==> inputs of run a <==
==> flow/design.v <==
module datapath(input clk, reset, weCU, buffIRCU, buffAHCU,
                input buffALCU, buffRCU, srcbmuxCU, adrmuxCU,
			       input [1:0] acmuxCU, pcmuxCU,
			       input [2:0] aluopCU,
			       input [7:0] memdata,
			       output [15:0] address,
			       output [7:0] writedata, instrCU,
			       output zeroCU);
wire [7:0]  adrHout, buffIRout, buffAHout, buffALout, srcbmuxout;
wire [7:0]  acout, acmuxout, rout, buffRout, aluout;
wire [15:0] pcout, pcaddout, mdaout, pcmuxout, adrmuxout;
flopr #(8) IR(clk, reset, buffIRout, instrCU);
flopr #(8) adrH(clk, reset, buffAHout, adrHout);
buff buffIR(clk, reset, memdata, buffIRCU, buffIRout);
buff buffadrH(clk, reset, memdata, buffAHCU, buffAHout);
buff buffadrL(clk, reset, memdata, buffALCU, buffALout);
mux3 #(8) acmux(aluout, memdata, rout, acmuxCU, acmuxout);
flopr #(8) AC(clk, reset, acmuxout, acout);
flopr #(8) R(clk, reset, buffRout, rout);
buff buffR(clk, reset, acout, buffRCU, buffRout);
mux2 #(8) srcbmux(rout, 8'b00000001, srcbmuxCU, srcbmuxout);
alu alu(acout, srcbmuxout, aluopCU, aluout, zeroCU);
flopr #(16) PC(clk, reset, pcmuxout, pcout);
mux3 #(16) pcmux(pcout, pcaddout, {adrHout, buffALout}, pcmuxCU, pcmuxout);
adder pcadder(pcout, 16'b000000000000001, pcaddout);
flopr #(16) MDA(clk, reset, {adrHout, buffALout}, mdaout);
mux2 #(16) addressmux(pcout, mdaout, adrmuxCU, adrmuxout);
assign address = adrmuxout;
assign writedata = aluout;
endmodule
module mux2 # (parameter WIDTH = 8)
(input  [WIDTH-1:0] a0, a1,
 input s,
 output [WIDTH-1:0] y);
  assign y = s ? a1 : a0;
endmodule
module mux3 # (parameter WIDTH = 8)
(input  [WIDTH-1:0] a0, a1, a2,
 input  [1:0] s,
 output [WIDTH-1:0] y);
  assign y = s[1] ? a2 : (s[0] ? a1 : a0); 
endmodule
module flopr # (parameter WIDTH = 8)
(input clk, reset,
 input [WIDTH-1:0] d,
 output reg [WIDTH-1:0] q);
 always @ (posedge clk, posedge reset)
   if (reset) q <= 0;
   else q <= d;
endmodule
module buff(input clk, reset, input[7:0] a, input s, output [7:0] y);
  reg [7:0] q;
  assign y = (s == 1) ? a : q;
  always @ (posedge clk, posedge reset)
    if (reset) q <= 0;
    else q <= y;
endmodule
module adder(input [15:0] a, b, output [15:0] y);
assign y = a + b;
endmodule
module alu (a, b, sel, out, zero);
    input [7:0] a,b;
    input [2:0] sel; 
    output reg [7:0] out;
    output reg zero;
    always @ (*) 
    begin 
        case(sel) 
		      3'b000:   
	begin
		out = a; 
		if (out == 0) zero = 1;  
		else zero = 0; 
          end
            3'b001:   
	begin
		out = a+b;  
		if (out == 0)
		 zero = 1;  
		else
		zero = 0;
          end     
            3'b010:   
	begin
		out = a-b;  
		if (out == 0) zero = 1;  
		else zero = 0;
          end 
            3'b011:   
	begin
		out = 0; 
		zero = 1;
          end
			   3'b100:   
	begin
		out = a & b; 
		if (out == 0)
		 zero = 1;  
		else
		zero = 0;
          end
		     3'b101:   
	begin
		out = a | b; 
		if (out == 0) zero = 1;  
		else zero = 0; 
          end
			  3'b110:   
	begin
		out = a ^ b; 
		if (out == 0) zero = 1;  
		else zero = 0; 
          end		 
			  3'b111:   
	begin
		out = ~a; 
		if (out == 0) zero = 1;  
		else zero = 0; 
          end
        endcase
    end
endmodule
module controller(input clk, reset, zflag, 
                  input [7:0] opcode, 
						output buffIR, buffAH, buffAL, buffR, srcbmux, adrmux, we,
			         output [1:0] pcmux, acmux, 
						output [2:0] aluop);
  maindec md(clk, reset, zflag, opcode, buffAL, buffR, buffIR, buffAH, srcbmux, adrmux, we, pcmux, acmux, aluop);
endmodule
module maindec(input clk, reset, zflag, 
               input [7:0] opcode, 
					output buffAL, buffR, buffIR, buffAH, srcbmux, adrmux, we,
			      output [1:0] pcmux, acmux,
					output [2:0] aluop);
  reg [13:0] controls;
  reg [3:0] state, nextstate;
  assign {buffAL, buffAH, buffIR, acmux, buffR, srcbmux, aluop, pcmux, adrmux, we} = controls;
  parameter fetch = 4'b0000;
  parameter decode = 4'b0001;
  parameter getah = 4'b0010;
  parameter getal = 4'b0011;
  parameter loaddata = 4'b0100;
  parameter storedata = 4'b0101;
  parameter jumpinstr = 4'b0110;
  parameter alu = 4'b0111;
  parameter r_to_ac = 4'b1000;
  parameter ac_to_r = 4'b1001;
  parameter ahfetch = 4'b1010;
  parameter pcinc = 4'b1011;
  parameter NOP = 8'h00;
  parameter LDAC = 8'h01;
  parameter STAC = 8'h02;
  parameter MVAC = 8'h03;
  parameter MOVR = 8'h04;
  parameter JUMP = 8'h05;
  parameter JMPZ = 8'h06;
  parameter JPNZ = 8'h07;
  parameter ADD = 8'h08;
  parameter SUB = 8'h09;
  parameter INAC = 8'h0A;
  parameter CLAC = 8'h0B;
  parameter AND = 8'h0C;
  parameter OR = 8'h0D;
  parameter XOR = 8'h0E;
  parameter NOT = 8'h0F;
  always @(posedge clk, posedge reset)
    if (reset)  state <= fetch;
	 else        state <= nextstate;
  always @(*)
  begin  
    case(state)
	   fetch: nextstate <= decode;
		decode: case(opcode)
		          NOP: nextstate <= pcinc;
					 LDAC: nextstate <= ahfetch;
					 STAC: nextstate <= ahfetch;
					 MVAC: nextstate <= ac_to_r;
					 MOVR: nextstate <= r_to_ac;
					 JUMP: nextstate <= ahfetch;
					 JMPZ: nextstate <= ahfetch;
					 JPNZ: nextstate <= ahfetch;
					 default: nextstate <= alu;
				 endcase
		 getah: nextstate <= getal;
		 getal: if (opcode == STAC)      nextstate <= storedata;
		        else if (opcode == LDAC) nextstate <= loaddata;
				  else if ((opcode == JMPZ) & ~zflag) nextstate <= pcinc;
				  else if ((opcode == JPNZ) & zflag)  nextstate <= pcinc;
				  else                     nextstate <= jumpinstr;
		 jumpinstr: nextstate <= fetch;
		 storedata: nextstate <= fetch;
		 loaddata: nextstate <= fetch;
		 ac_to_r: nextstate <= fetch;
		 r_to_ac: nextstate <= fetch;
		 alu: nextstate <= fetch;
		 ahfetch: nextstate <= getah;
		 pcinc: nextstate <= fetch;
		 default: nextstate <= fetch;
	 endcase
  end
  always @(*)
  begin
    case(state)
	   fetch: controls <= 14'b00100000000000;
		decode: controls <= 14'b00000000000000;
		getah: controls <= 14'b01000000000100;
		getal: controls <= 14'b10000000000000;
		storedata: controls <= 14'b00000000000111;
		loaddata: controls <=  14'b00001000000110;
		ac_to_r: controls <= 14'b00000100000100;
		r_to_ac: controls <= 14'b00010000000100;
		jumpinstr: controls <= 14'b00000000001010;
		ahfetch: controls <= 14'b00000000000100;
		pcinc: controls <= 14'b00000000000100;
		alu:
		begin
		  case(opcode)
		    ADD: controls <= 14'b00000000010100;
			 SUB: controls <= 14'b00000000100100;
			 INAC: controls <= 14'b00000010010100;
			 CLAC: controls <= 14'b00000000110100;
			 AND: controls <= 14'b00000001000100;
			 OR: controls <= 14'b00000001010100;
			 XOR: controls <= 14'b00000001100100;
			 NOT: controls <= 14'b00000001110100;
			 default: controls <= 14'b00000000000000;
		  endcase
		end
		default: controls <= 14'b00000000000000;
    endcase
  end
endmodule
module smm(input clk, reset,
           input [7:0] readdata,
           output we, 
			  output [15:0] address,
			  output [7:0] writedata);
wire buffR, buffIR, buffAH, mdamux, buffAL, adrmux, srcbmux;
wire [1:0] pcmux, acmux;
wire [2:0] aluop;
wire [15:0] addr;
wire [7:0] wdata, instr;
wire zero;
datapath dp(clk, reset, we, buffIR, buffAH, buffAL, buffR, srcbmux, adrmux, acmux, pcmux, aluop, readdata, addr, wdata, instr, zero);
controller cu(clk, reset, zero, instr, buffIR, buffAH, buffAL, buffR, srcbmux, adrmux, we, pcmux, acmux, aluop);
assign writedata = wdata;
assign address = addr;
endmodule
==> flow/run.sh <==
#!/bin/bash
# the make line also repeats each setting of config.mk as NAME=value (left out here)
make -C /OpenROAD-flow-scripts/flow DESIGN_CONFIG=/design/flow/config.mk WORK_HOME=/design/flow/orfs CLKGATE_MAP_FILE= finish
==> flow/config.mk <==
export PLATFORM = sky130hd
export DESIGN_NAME = smm
export DESIGN_NICKNAME = smm
export VERILOG_FILES = /design/flow/design.v
export SDC_FILE = /design/flow/constraint.sdc
export NUM_CORES = 4
export LEC_CHECK = 0
export ABC_AREA = 1
export CAP_MARGIN = 0
export CELL_PAD_IN_SITES_GLOBAL_PLACEMENT = 0
export CORE_ASPECT_RATIO = 0.69
export CORE_MARGIN = 9
export CORE_UTILIZATION = 26
export CTS_CLUSTER_DIAMETER = 393
export GPL_ROUTABILITY_DRIVEN = 0
export GPL_TIMING_DRIVEN = 1
export HOLD_SLACK_MARGIN = 0.21
export MAX_ROUTING_LAYER = met4
export PLACE_DENSITY_LB_ADDON = 0.11
export SETUP_SLACK_MARGIN = 0.45
export SLEW_MARGIN = 30
==> flow/constraint.sdc <==
create_clock -name core_clock -period 3.68 [get_ports {clk}]
set_input_delay 0.7360 -clock core_clock [delete_from_list [all_inputs] [get_ports {clk}]]
set_output_delay 0.7360 -clock core_clock [all_outputs]
set_load 0.01 [all_outputs]
==> run b: changes against run a <==
- CELL_PAD_IN_SITES_DETAIL_PLACEMENT: default -> 1
- CELL_PAD_IN_SITES_GLOBAL_PLACEMENT: 0 -> 3
- CORE_MARGIN: 9 -> 8
- CTS_CLUSTER_DIAMETER: 393 -> 59
- PLACE_DENSITY_LB_ADDON: 0.11 -> default
- SETUP_SLACK_MARGIN: 0.45 -> 0.91
==> results <==
Die area: run b is smaller than run a (about 2.6%).
Of run b and run a, run b has the higher clock skew (gap 0.0065 ns).
In run a the setup slack is higher than in run b, by 0.077 ns.
Between run b and run a, the lower via count is in run a (gap about 1.7%, measured against run a).
==> figures <==
Outcome: run a complete, no violations; run b complete, no violations
Tap Cells: run a 258; run b 264
Wire length of the first global-routing pass: run a 27300 um; run b 31200 um
Routed length on met3: run a 687 um; run b 812 um
Via count of the first global-routing pass: run a 4941; run b 5272
Multi-input gate area in the final layout: run a 0.00326 mm^2; run b 0.00344 mm^2
Register-to-Register Setup Slack: run a 0.27 ns; run b 0.29 ns
Last element of the critical path: run a writedata[7]; run b writedata[0]
Register share of the cell area: run a 0.240; run b 0.235
Fraction of power spent switching nets: run a 0.453; run b 0.478
Power and IR drop assume default switching activity.
